v11:
Design main, start of the top module:
module main(
    input wire clk,
    input wire rst,
    input wire [3:0] sensor,
    input wire [2:0] sw,
    output wire [1:0] servo
    );
wire [7:0] Servo_R;
wire [7:0] Servo_L;
wire clk_40MHz;
wire clk_1KHz;
wire clk_100MHz;
wire tick_40MHz;
wire tick_1KHz;
wire [10:0] pid_output, position;
servo_handler my_servo (
    .clk(clk_100MHz),
    .en(tick_1KHz),
    .rst(rst),
    .servo_l(Servo_L),
    .servo_r(Servo_R),
    .pid_output(pid_output)
);       
servo_to_PWM my_PWM(
    .clk(clk_100MHz),
    .rst(rst),
    .servo_L(Servo_L),
    .servo_R(Servo_R),
    .PWM_L(servo[0]),
    .PWM_R(servo[1])
);
clock_managment_unit my_clk(
.clk(clk),
.rst(rst),
.clk_100MHz(clk_100MHz),
.clk_40MHz(clk_40MHz),
.clk_1KHz(clk_1KHz),
.tick_40MHz(tick_40MHz),
.tick_1KHz(tick_1KHz)
);
pid my_pid(
    .kp_sw(sw[0]),
    .ki_sw(sw[1]),
    .kd_sw(sw[2]),
    .clk(clk_100MHz),
    .en(tick_40MHz),
    .rst(rst),
    .position(position),
    .pid_output(pid_output)
);
sensor_handler my_sensors(
    .clk(clk_100MHz),
    .rst(rst),
    .sensors(sensor),
    .position(position)
);
endmodule
For scale: ~2400 cells after synthesis, about 180 flip-flops, about 11 I/O pins, ~16000 um^2 of cells after synthesis.
clock: 11.9 ns
lec_check: 0
abc_area: 1
cap_margin: 35
core_aspect_ratio: 0.93
core_margin: 2
core_utilization: 72
cts_cluster_diameter: 130
hold_slack_margin: -0.0
max_routing_layer: met5
place_density: 0.35
setup_slack_margin: 3.14
slew_margin: 20
tns_end_percent: 55
run.sh (not shown) runs the stock make flow with config.mk's settings and CLKGATE_MAP_FILE=.
As the logs show, v11 stopped at global routing (5_1_grt) after a tool error, so it never reached the end of the flow.
What v47 does differently from v11 at the input level:
- clearing CORE_ASPECT_RATIO, which used to be 0.93
- clearing MAX_ROUTING_LAYER, which used to be met5
- clearing PLACE_DENSITY, which used to be 0.35
- putting CTS_CLUSTER_SIZE at 99 where nothing was set
- clearing TNS_END_PERCENT, which used to be 55
- clearing HOLD_SLACK_MARGIN, which used to be -0.0
- swapping 35 for 20 in CAP_MARGIN
- clearing SETUP_SLACK_MARGIN, which used to be 3.14
- clearing CTS_CLUSTER_DIAMETER, which used to be 130
- swapping 11.9 for 12.7 in the clock period (ns, I/O delays scaled along)
[summary]
Diff v11 -> v47: initial core utilization neither gained nor lost much, number of instances resized during post-cts repair lost 236, post-CTS setup-driven buffer insertion count lost 126, maximum clock insertion buffer count neither gained nor lost much, count of standard-cell rows picked up an extra 3.8%. Count of different cell masters after synthesis came out exactly the same in v47 and v11. Between v47 and v11, the total die size figures differ only marginally. Against v11, v47 comes in about 1.8% lower on area after detailed placement. Run status, v11: aborted in global routing (5_1_grt), error GRT-0232. v47 completed end to end with timing, DRC and antenna clean. Total half-perimeter wirelength after legalization and detailed placement ends up lower on v47. When the final numbers for v47 and v11 were put side by side, the pre-CTS setup slack turned out to be smaller in v11.
Inputs modified between v47 and v44:
- an added TNS_END_PERCENT of 5
- a change of CTS_CLUSTER_SIZE from 99 to 81
- an added PLACE_DENSITY_LB_ADDON of 0.03
- a change of the clock period (ns, I/O delays scaled along) from 12.7 to 10.7
Findings:
- In v44 the implementation completed, yet the final layout does not meet the checks, the culprit being setup timing.
- v44 vs. v47: flip-flop and latch share of the layout cell area decreased by 1.2 points relative to the old numbers; relative area of non-clock buffer cells in the final design rose 6.6 points.
- v44 vs v47: cell count up by a few percent
### v44 -> v45
- removing ABC_AREA (formerly 1)
- changing CAP_MARGIN from 20 to 35
- setting HOLD_SLACK_MARGIN to -0.0 for the first time
- changing CTS_CLUSTER_SIZE from 81 to 36
- setting CORE_ASPECT_RATIO to 0.8 for the first time
- changing TNS_END_PERCENT from 5 to 55
- setting SETUP_SLACK_MARGIN to -1.07 for the first time
- setting MAX_ROUTING_LAYER to met5 for the first time
- setting CTS_CLUSTER_DIAMETER to 130 for the first time
- changing PLACE_DENSITY_LB_ADDON from 0.03 to 0.27
- changing CORE_UTILIZATION from 72 to 20
Notes after the runs:
FAIL for each of v45 and v44
In v45 the implementation completed, yet the final layout does not meet the checks, the culprit being setup timing.
The layout from v44, despite a flow that completed every stage, fails the layout checks, with the failing checks listed as setup timing.
Placeable core area ended up 280% higher on v45 than on v44.
v45 vs v44: multiplexer share of the synthesized area up
Area after synthesis, v45 and v44: smaller value in v44
## Diff of input files: v38 against v45
- swapping 36 for 34 in CTS_CLUSTER_SIZE
- swapping -1.07 for -1.06 in SETUP_SLACK_MARGIN
- swapping 20 for 57 in CORE_UTILIZATION
==> comparison <==
- The flow for v38 finished, though final verification flagged setup timing.
- Slowest library cell on the worst path: or4_4 -> v45, or4_1 -> v38
- Diff v38..v45 | complex-gate fraction of the synthesized area | unchanged
- Critical path depth ends up lower on v45.
- v38 against v45: wire length reported by the detailed router now sits lower, final critical delay including setup and external delays went up, core utilization up 47 points, clock insertion delay at the later pin of the skew report has decreased, die size fell by about 64%.
- The run showing the smaller antenna diode count is v38.
- Of v38 and v45, it is v38 that has the higher initial core utilization.
- Against v45, v38 reports a y dimension of the die that is lower.
Edits applied to the flow inputs when going from v38 to v18:
- CTS_CLUSTER_SIZE: 34 -> unset
- GPL_TIMING_DRIVEN: unset -> 0
- SETUP_SLACK_MARGIN: -1.06 -> 3.12
- CORE_UTILIZATION: 57 -> 18
- CTS_CLUSTER_DIAMETER: 130 -> 169
- MAX_ROUTING_LAYER: met5 -> met4
==> results <==
- [v18] flow finished | final checks: failed | reasons: setup timing
- Wire length of the first global-routing pass for v18: 2.0% up relative to v38
- Delta (v18 minus v38): minimum clock period grew by 0.22 ns, non-clock buffer count shrank by 214.
